==> trial 24 <==
==> flow/design.v <==
module cl_builder
#(
    parameter DATA_WIDTH = 32,
    parameter DATA_PER_CL = 16,
    parameter CL_WIDTH = 512,
    parameter EVICTION_POLICY = "ALL_ZEROS"  
)
(
    input logic clk,
    input logic reset,
    input logic evict,
    input logic data_wr,
    input logic [DATA_WIDTH - 1 : 0 ] data_in,
    output logic out_cl_valid,
    output logic [CL_WIDTH - 1 : 0 ] out_cl
);
    logic                       build_data_valid    [DATA_PER_CL];
    logic [DATA_WIDTH - 1 : 0 ] build_cl            [DATA_PER_CL];
    logic [DATA_PER_CL - 1 : 0][DATA_WIDTH - 1 : 0 ] out_cl_elements;
    logic build_cl_full;
    assign build_cl_full = build_data_valid[DATA_PER_CL-1];
    assign out_cl = out_cl_elements;
    always_ff @(posedge clk) begin
        out_cl_valid <= build_cl_full || evict;
        if (data_wr) begin
            build_cl[0]         <= data_in;
            build_data_valid[0] <= 1;
        end
        else if (build_cl_full || evict || reset) begin
            build_data_valid[0] <= 0;
        end
        for (int i = 1; i < DATA_PER_CL; i++) begin
            if (build_cl_full || evict || reset) begin
                build_data_valid[i] <= 0;
            end
            else if (data_wr) begin
                build_data_valid[i] <= build_data_valid[i-1];
            end
            if (data_wr) begin
                build_cl[i] <= build_cl[i-1];
            end
        end
        for (int i = 0; i < DATA_PER_CL; i++) begin
            if (build_data_valid[i]) begin
                out_cl_elements[i] <= build_cl[i];
            end
            else begin
                if (EVICTION_POLICY == "ALL_ZEROS") begin
                    out_cl_elements[i] <= '0;
                end
                else if (EVICTION_POLICY == "ALL_ONES") begin
                    out_cl_elements[i] <= '1;
                end
            end
        end
    end
endmodule
module cl_fifo
#(
    parameter DATA_WIDTH = 512,
    parameter DEPTH = 8,
    parameter COUNT_WIDTH = 3,
    parameter ALM_FULL_DIFF = 4
)
(
    input  logic                      clock,
    input  logic                      sclr,
    input  logic                      wrreq,
    input  logic                      rdreq,
    input  logic [DATA_WIDTH - 1 : 0] data,
    output logic                      empty,
    output logic                      full,
    output logic                      almost_full,
    output logic [DATA_WIDTH - 1 : 0] q
);
    localparam ALM_FULL_VALUE = DEPTH - ALM_FULL_DIFF;
    logic [DATA_WIDTH - 1 : 0] mem [DEPTH];
    logic [COUNT_WIDTH - 1 : 0] wr_ptr;
    logic [COUNT_WIDTH - 1 : 0] rd_ptr;
    logic [COUNT_WIDTH : 0]     count;
    logic do_wr;
    logic do_rd;
    assign empty       = (count == 0);
    assign full        = (count == DEPTH);
    assign almost_full = (count >= ALM_FULL_VALUE);
    assign q           = mem[rd_ptr];
    assign do_wr = wrreq && !full;
    assign do_rd = rdreq && !empty;
    always_ff @(posedge clock) begin
        if (do_wr) begin
            mem[wr_ptr] <= data;
        end
    end
    always_ff @(posedge clock) begin
        if (sclr) begin
            wr_ptr <= '0;
            rd_ptr <= '0;
            count  <= '0;
        end
        else begin
            if (do_wr) begin
                wr_ptr <= (wr_ptr == DEPTH - 1) ? '0 : wr_ptr + 1'b1;
            end
            if (do_rd) begin
                rd_ptr <= (rd_ptr == DEPTH - 1) ? '0 : rd_ptr + 1'b1;
            end
            count <= count + do_wr - do_rd;
        end
    end
endmodule
module buffered_cl_builder
#(
    parameter DATA_WIDTH = 32,
    parameter DATA_PER_CL = 16,
    parameter CL_WIDTH = 512,
    parameter EVICTION_POLICY = "ALL_ZEROS",  
    parameter BUFFER_DEPTH = 8,  
    parameter ALM_FULL_DIFF = 4  
)
(
    input logic clk,
    input logic reset,
    input logic evict,
    input logic data_wr,
    input logic [DATA_WIDTH - 1 : 0 ] data_in,
    input logic cl_rd,
    output logic alm_full,
    output logic out_cl_valid,
    output logic [CL_WIDTH - 1 : 0 ] out_cl
);
    logic clb_out_cl_valid;
    logic [CL_WIDTH - 1 : 0 ] clb_out_cl;
    logic                      fifo_wr_en;
    logic [CL_WIDTH - 1 : 0 ]  fifo_data_in;
    logic                      fifo_empty;
    logic                      fifo_full;
    logic                      fifo_alm_full;
    logic [CL_WIDTH - 1 : 0 ]  fifo_data_out;
    assign out_cl_valid = ~fifo_empty;
    assign out_cl       = fifo_data_out;
    assign alm_full     = fifo_alm_full;
    always_ff @(posedge clk) begin
        fifo_wr_en   <= clb_out_cl_valid;
        fifo_data_in <= clb_out_cl;
    end
    cl_builder #(
        .DATA_WIDTH(DATA_WIDTH),
        .DATA_PER_CL(DATA_PER_CL),
        .CL_WIDTH(CL_WIDTH),
        .EVICTION_POLICY(EVICTION_POLICY)
    ) cl_builder_internal_mod (
        .clk(clk),
        .reset(reset),
        .evict(evict),
        .data_wr(data_wr),
        .data_in(data_in),
        .out_cl_valid(clb_out_cl_valid),
        .out_cl(clb_out_cl)
    );
    cl_fifo #(
        .DATA_WIDTH(CL_WIDTH),
        .DEPTH(BUFFER_DEPTH),
        .COUNT_WIDTH($clog2(BUFFER_DEPTH)),
        .ALM_FULL_DIFF(ALM_FULL_DIFF)
    ) buffer_fifo_mod (
        .clock(clk),
        .sclr(reset),
        .wrreq(fifo_wr_en),
        .rdreq(cl_rd),
        .data(fifo_data_in),
        .empty(fifo_empty),
        .full(fifo_full),
        .almost_full(fifo_alm_full),
        .q(fifo_data_out)
    );
endmodule
==> flow/run.sh <==
#!/bin/bash
# the make line also repeats each setting of config.mk as NAME=value (left out here)
make -C /OpenROAD-flow-scripts/flow DESIGN_CONFIG=/design/flow/config.mk WORK_HOME=/design/flow/orfs CLKGATE_MAP_FILE= finish
==> flow/config.mk <==
export PLATFORM = sky130hd
export DESIGN_NAME = buffered_cl_builder
export DESIGN_NICKNAME = buffered_cl_builder
export VERILOG_FILES = /design/flow/design.v
export SDC_FILE = /design/flow/constraint.sdc
export NUM_CORES = 4
export LEC_CHECK = 0
export ABC_AREA = 0
export CAP_MARGIN = 35
export CELL_PAD_IN_SITES_DETAIL_PLACEMENT = 1
export CELL_PAD_IN_SITES_GLOBAL_PLACEMENT = 2
export CORE_MARGIN = 2
export CORE_UTILIZATION = 50
export CTS_CLUSTER_DIAMETER = 121
export CTS_CLUSTER_SIZE = 32
export GPL_TIMING_DRIVEN = 0
export HOLD_SLACK_MARGIN = -0.09
export MAX_ROUTING_LAYER = met4
export MIN_ROUTING_LAYER = met1
export PLACE_DENSITY = 0.77
export SLEW_MARGIN = 5
export SYNTH_MEMORY_MAX_BITS = 8192
==> flow/constraint.sdc <==
create_clock -name core_clock -period 6.04 [get_ports {clk}]
set_input_delay 1.2080 -clock core_clock [delete_from_list [all_inputs] [get_ports {clk}]]
set_output_delay 1.2080 -clock core_clock [all_outputs]
set_load 0.01 [all_outputs]
==> inputs of build 89, as changes to trial 24 <==
Settings changed: ABC_AREA 0 to default, CAP_MARGIN 35 to 20, CELL_PAD_IN_SITES_DETAIL_PLACEMENT 1 to default, CELL_PAD_IN_SITES_GLOBAL_PLACEMENT 2 to default, CORE_UTILIZATION 50 to 72, CTS_CLUSTER_DIAMETER 121 to default, CTS_CLUSTER_SIZE 32 to 21, GPL_TIMING_DRIVEN 0 to default, HOLD_SLACK_MARGIN -0.09 to default, MAX_ROUTING_LAYER met4 to default, MIN_ROUTING_LAYER met1 to default, PLACE_DENSITY 0.77 to default, PLACE_DENSITY_LB_ADDON from default to 0.25, SLEW_MARGIN 5 to 20.
==> flow/constraint.sdc (replaced) <==
create_clock -name core_clock -period 4.02 [get_ports {clk}]
set_input_delay 0.8040 -clock core_clock [delete_from_list [all_inputs] [get_ports {clk}]]
set_output_delay 0.8040 -clock core_clock [all_outputs]
set_load 0.01 [all_outputs]
==> notes <==
Trial 24 went through all stages and came out clean. Build 89 finished with setup timing left.
Between build 89 and trial 24, the lower clock-buffer cell count is in trial 24 (gap 450).
In trial 24 the utilization is lower than in build 89, by 28 points.
Of trial 24 and build 89, trial 24 has the higher setup slack (gap 0.50 ns).
In build 89 the clock skew is lower than in trial 24, by 0.017 ns.
Synthesized cell count is the same in trial 24 and build 89.
Against build 89, the via count of trial 24 is lower by 11%.
Wire length: build 89 is higher than trial 24 (about 14%).
First-iteration DRC count: trial 24 is smaller than build 89 (about 43%).
In trial 24 the hold slack is better than in build 89, by 0.010 ns.
